## BallCompetition
module BallCompetition(
    input	wire clk,					 
    input   wire rstn,					 
    input	wire	[3:0]  sw_in,  	 
    input   wire  [2:0]  key_in,		 
    output	wire	[1:0]  reg_ab,  	 
    output  wire  [7:0]  led_time,	 
    output  [8:0]  seg_led_1,			 
	 output  [8:0]  seg_led_2			 
);
Size: roughly 160 flip-flops, about 0.011 sq mm of cells after synthesis.
Settings: LEC_CHECK=0, ABC_AREA=1, CAP_MARGIN=20, CORE_ASPECT_RATIO=0.5, CORE_MARGIN=2, CORE_UTILIZATION=72, CTS_CLUSTER_DIAMETER=338, CTS_CLUSTER_SIZE=99, PLACE_DENSITY=0.38, SETUP_SLACK_MARGIN=0.76, SLEW_MARGIN=20, TNS_END_PERCENT=10; clock period 3.49 ns.
run.sh (not shown) runs the stock make flow with config.mk's settings and CLKGATE_MAP_FILE=.
The first run aborted during 5_1_grt.
Next try:
- ABC_AREA: 1 -> not set
- CORE_ASPECT_RATIO: 0.5 -> not set
- CORE_UTILIZATION: 72 -> 66
- CTS_CLUSTER_DIAMETER: 338 -> not set
- CTS_CLUSTER_SIZE: 99 -> not set
- PLACE_DENSITY: 0.38 -> not set
- SETUP_SLACK_MARGIN: 0.76 -> not set
- TNS_END_PERCENT: 10 -> not set
- clock period: 3.49 -> 6.7 ns (I/O delays scaled with it)
The new run passed the timing, design-rule and antenna checks; die size rises by a few percent; synthesized area falls slightly; synthesized cell count falls by about a fifth.
Next try:
- CORE_UTILIZATION: 66 -> 9
- clock period: 6.7 -> 11.3 ns (I/O delays scaled with it)
After rerunning: The changed run passed the timing, design-rule and antenna checks. Clock-buffer cell count does not change. Final cell count came out higher by well over a third. Final area came out higher by roughly a tenth. Clock skew stays flat. Power came out lower by well over a third. Worst hold slack got worse by 0.0043 ns. Worst setup slack improved by 2.7 ns. Routed wire length came out higher by a few percent. Sequential power came out lower by well over a third. Critical path depth came out lower by 5. Core utilization came out lower by 64 points.
Next try:
- ABC_AREA: not set -> 1
- CORE_UTILIZATION: 9 -> 72
- CTS_CLUSTER_DIAMETER: not set -> 103
- CTS_CLUSTER_SIZE: not set -> 99
- clock period: 11.3 -> 6.37 ns (I/O delays scaled with it)
What happened: Die area drops by about 90%; area after synthesis climbs by 1.7%; clock power climbs by 71%; final cell count drops by about 40%; global-route usage climbs by 30 points; sequential share of layout area climbs by 3.7 points; sequential power climbs by about 80%; register-to-register slack degrades by 4.0 ns.


Starting RTL as in the previous note.
make LEC_CHECK=0 CAP_MARGIN=15 CELL_PAD_IN_SITES_GLOBAL_PLACEMENT=1 CORE_ASPECT_RATIO=1.37 CORE_MARGIN=9 CORE_UTILIZATION=40 CTS_CLUSTER_SIZE=20 GPL_ROUTABILITY_DRIVEN=0 GPL_TIMING_DRIVEN=1 HOLD_SLACK_MARGIN=0.11 MIN_ROUTING_LAYER=met1 PLACE_DENSITY_LB_ADDON=0.0 SETUP_SLACK_MARGIN=1.25 SLEW_MARGIN=20 TNS_END_PERCENT=55 finish   # period 6.97 ns
Next try:
==> flow/config.mk (replaced) <==
export PLATFORM = sky130hd
export DESIGN_NAME = BallCompetition
export DESIGN_NICKNAME = BallCompetition
export VERILOG_FILES = /design/flow/design.v
export SDC_FILE = /design/flow/constraint.sdc
export NUM_CORES = 4
export LEC_CHECK = 0
export CAP_MARGIN = 20
export CORE_ASPECT_RATIO = 1.37
export CORE_MARGIN = 2
export CORE_UTILIZATION = 40
export GPL_ROUTABILITY_DRIVEN = 0
export HOLD_SLACK_MARGIN = 0.11
export SLEW_MARGIN = 20
==> flow/constraint.sdc (replaced) <==
create_clock -name core_clock -period 10.0 [get_ports {clk}]
set_input_delay 2.0000 -clock core_clock [delete_from_list [all_inputs] [get_ports {clk}]]
set_output_delay 2.0000 -clock core_clock [all_outputs]
set_load 0.01 [all_outputs]
=> The changed run passed the timing, design-rule and antenna checks. Final area fell by 5.6%. Clock power drops by about 27%. Flip-flop count does not change. Routed wire length goes down by 10%. First-iteration DRC count fell by 8.2%. Power came out lower by 31%.
Next try:
--- a/flow/config.mk
+++ b/flow/config.mk
@@ -8,7 +8,9 @@
 export CAP_MARGIN = 20
-export CORE_ASPECT_RATIO = 1.37
+export CELL_PAD_IN_SITES_GLOBAL_PLACEMENT = 1
 export CORE_MARGIN = 2
-export CORE_UTILIZATION = 40
+export CORE_UTILIZATION = 26
+export CTS_CLUSTER_DIAMETER = 280
+export CTS_CLUSTER_SIZE = 100
 export GPL_ROUTABILITY_DRIVEN = 0
-export HOLD_SLACK_MARGIN = 0.11
 export SLEW_MARGIN = 20
+export TNS_END_PERCENT = 30
The new run passed the timing, design-rule and antenna checks; total power climbs by 1.3%; synthesized area is unchanged; via count drops by 2.4%; cell area climbs by 2.3%; worst setup slack gets better by 74 ps; utilization drops by 15 points; hold slack stays flat; wire length climbs by 4.4%; register-to-register slack gets better by 190 ps; count of clock-buffer cells in the layout drops by 4.
Next try:
--- a/flow/config.mk
+++ b/flow/config.mk
@@ -8,5 +8,5 @@
 export CAP_MARGIN = 20
-export CELL_PAD_IN_SITES_GLOBAL_PLACEMENT = 1
+export CORE_ASPECT_RATIO = 0.5
 export CORE_MARGIN = 2
-export CORE_UTILIZATION = 26
+export CORE_UTILIZATION = 63
 export CTS_CLUSTER_DIAMETER = 280
The changed run passed the timing, design-rule and antenna checks; worst hold slack barely changes; core utilization goes up by 40 points; register-to-register slack is worse by 420 ps; critical path depth goes down by 1; combinational power barely changes; final area goes down by about 3.5%.


BallCompetition again, from the RTL that the note above started with.
==> flow/config.mk <==
export PLATFORM = sky130hd
export DESIGN_NAME = BallCompetition
export DESIGN_NICKNAME = BallCompetition
export VERILOG_FILES = /design/flow/design.v
export SDC_FILE = /design/flow/constraint.sdc
export NUM_CORES = 4
export LEC_CHECK = 0
export ABC_AREA = 1
export CAP_MARGIN = 20
export CORE_ASPECT_RATIO = 0.5
export CORE_MARGIN = 2
export CORE_UTILIZATION = 72
export CTS_CLUSTER_DIAMETER = 338
export CTS_CLUSTER_SIZE = 99
export SETUP_SLACK_MARGIN = -0.35
export SLEW_MARGIN = 20
==> flow/constraint.sdc <==
create_clock -name core_clock -period 3.49 [get_ports {clk}]
set_input_delay 0.6980 -clock core_clock [delete_from_list [all_inputs] [get_ports {clk}]]
set_output_delay 0.6980 -clock core_clock [all_outputs]
set_load 0.01 [all_outputs]
The first run did not get past global routing with GRT-0232.
Then changed:
==> flow/config.mk (replaced) <==
export PLATFORM = sky130hd
export DESIGN_NAME = BallCompetition
export DESIGN_NICKNAME = BallCompetition
export VERILOG_FILES = /design/flow/design.v
export SDC_FILE = /design/flow/constraint.sdc
export NUM_CORES = 4
export LEC_CHECK = 0
export CAP_MARGIN = 20
export CORE_MARGIN = 2
export CORE_UTILIZATION = 52
export SLEW_MARGIN = 20
==> flow/constraint.sdc (replaced) <==
create_clock -name core_clock -period 6.3 [get_ports {clk}]
set_input_delay 1.2600 -clock core_clock [delete_from_list [all_inputs] [get_ports {clk}]]
set_output_delay 1.2600 -clock core_clock [all_outputs]
set_load 0.01 [all_outputs]
The changed run finished clean. Synthesized area drops by 1.7%. Die area grows by 34%. Synthesized cell count goes down by 17%.
Then changed:
--- a/flow/config.mk
+++ b/flow/config.mk
@@ -8,4 +8,4 @@
 export CAP_MARGIN = 20
 export CORE_MARGIN = 2
-export CORE_UTILIZATION = 52
+export CORE_UTILIZATION = 40
 export SLEW_MARGIN = 20
==> flow/constraint.sdc (replaced) <==
create_clock -name core_clock -period 10.0 [get_ports {clk}]
set_input_delay 2.0000 -clock core_clock [delete_from_list [all_inputs] [get_ports {clk}]]
set_output_delay 2.0000 -clock core_clock [all_outputs]
set_load 0.01 [all_outputs]
After rerunning: Critical path depth is higher by 1; global-route usage is lower by 6.6 points; cell count is lower by 0.67%; total power is lower by 38%.


BallCompetition again, from the RTL that the note above started with.
clock: 13.1 ns
lec_check: 0
abc_area: 1
cap_margin: 20
cell_pad_in_sites_detail_placement: 2
cell_pad_in_sites_global_placement: 1
core_aspect_ratio: 1.08
core_margin: 3
core_utilization: 28
cts_cluster_diameter: 86
cts_cluster_size: 15
gpl_timing_driven: 0
max_routing_layer: met5
min_routing_layer: met2
place_density_lb_addon: 0.01
setup_slack_margin: 0.34
slew_margin: 30
tns_end_percent: 30
Rerun with:
==> flow/config.mk (replaced) <==
export PLATFORM = sky130hd
export DESIGN_NAME = BallCompetition
export DESIGN_NICKNAME = BallCompetition
export VERILOG_FILES = /design/flow/design.v
export SDC_FILE = /design/flow/constraint.sdc
export NUM_CORES = 4
export LEC_CHECK = 0
export ABC_AREA = 0
export CAP_MARGIN = 20
export CORE_ASPECT_RATIO = 1.08
export CORE_MARGIN = 2
export CORE_UTILIZATION = 72
export CTS_CLUSTER_DIAMETER = 86
export CTS_CLUSTER_SIZE = 90
export MAX_ROUTING_LAYER = met5
export SETUP_SLACK_MARGIN = 0.71
export SLEW_MARGIN = 20
export TNS_END_PERCENT = 30
==> flow/constraint.sdc (replaced) <==
create_clock -name core_clock -period 3.08 [get_ports {clk}]
set_input_delay 0.6160 -clock core_clock [delete_from_list [all_inputs] [get_ports {clk}]]
set_output_delay 0.6160 -clock core_clock [all_outputs]
set_load 0.01 [all_outputs]
After rerunning: The new run did not get past 4_1_cts. Synthesized area goes down slightly. Die area goes down by well over a third. Synthesized cell count goes down by about a fifth.
Rerun with:
==> flow/config.mk (replaced) <==
export PLATFORM = sky130hd
export DESIGN_NAME = BallCompetition
export DESIGN_NICKNAME = BallCompetition
export VERILOG_FILES = /design/flow/design.v
export SDC_FILE = /design/flow/constraint.sdc
export NUM_CORES = 4
export LEC_CHECK = 0
export CAP_MARGIN = 20
export CORE_MARGIN = 2
export CORE_UTILIZATION = 72
export CTS_CLUSTER_DIAMETER = 103
export CTS_CLUSTER_SIZE = 36
export SLEW_MARGIN = 20
==> flow/constraint.sdc (replaced) <==
create_clock -name core_clock -period 6.7 [get_ports {clk}]
set_input_delay 1.3400 -clock core_clock [delete_from_list [all_inputs] [get_ports {clk}]]
set_output_delay 1.3400 -clock core_clock [all_outputs]
set_load 0.01 [all_outputs]
The changed run produced a clean layout.
Area after synthesis is unchanged.
Die size stays flat.
Synthesized cell count does not change.
Rerun with:
--- a/flow/config.mk
+++ b/flow/config.mk
@@ -8,6 +8,4 @@
 export CAP_MARGIN = 20
 export CORE_MARGIN = 2
-export CORE_UTILIZATION = 72
-export CTS_CLUSTER_DIAMETER = 103
-export CTS_CLUSTER_SIZE = 36
+export CORE_UTILIZATION = 27
 export SLEW_MARGIN = 20
==> flow/constraint.sdc (replaced) <==
create_clock -name core_clock -period 7.86 [get_ports {clk}]
set_input_delay 1.5720 -clock core_clock [delete_from_list [all_inputs] [get_ports {clk}]]
set_output_delay 1.5720 -clock core_clock [all_outputs]
set_load 0.01 [all_outputs]
Effect: Cell count came out higher by 20%. Sequential share of layout area came out lower by 0.40 points. Count of clock-buffer cells in the layout came out higher by 1. Critical path depth came out higher by 5. Hold slack degrades by 16 ps.
Power is estimated from default activity; no workload was simulated.
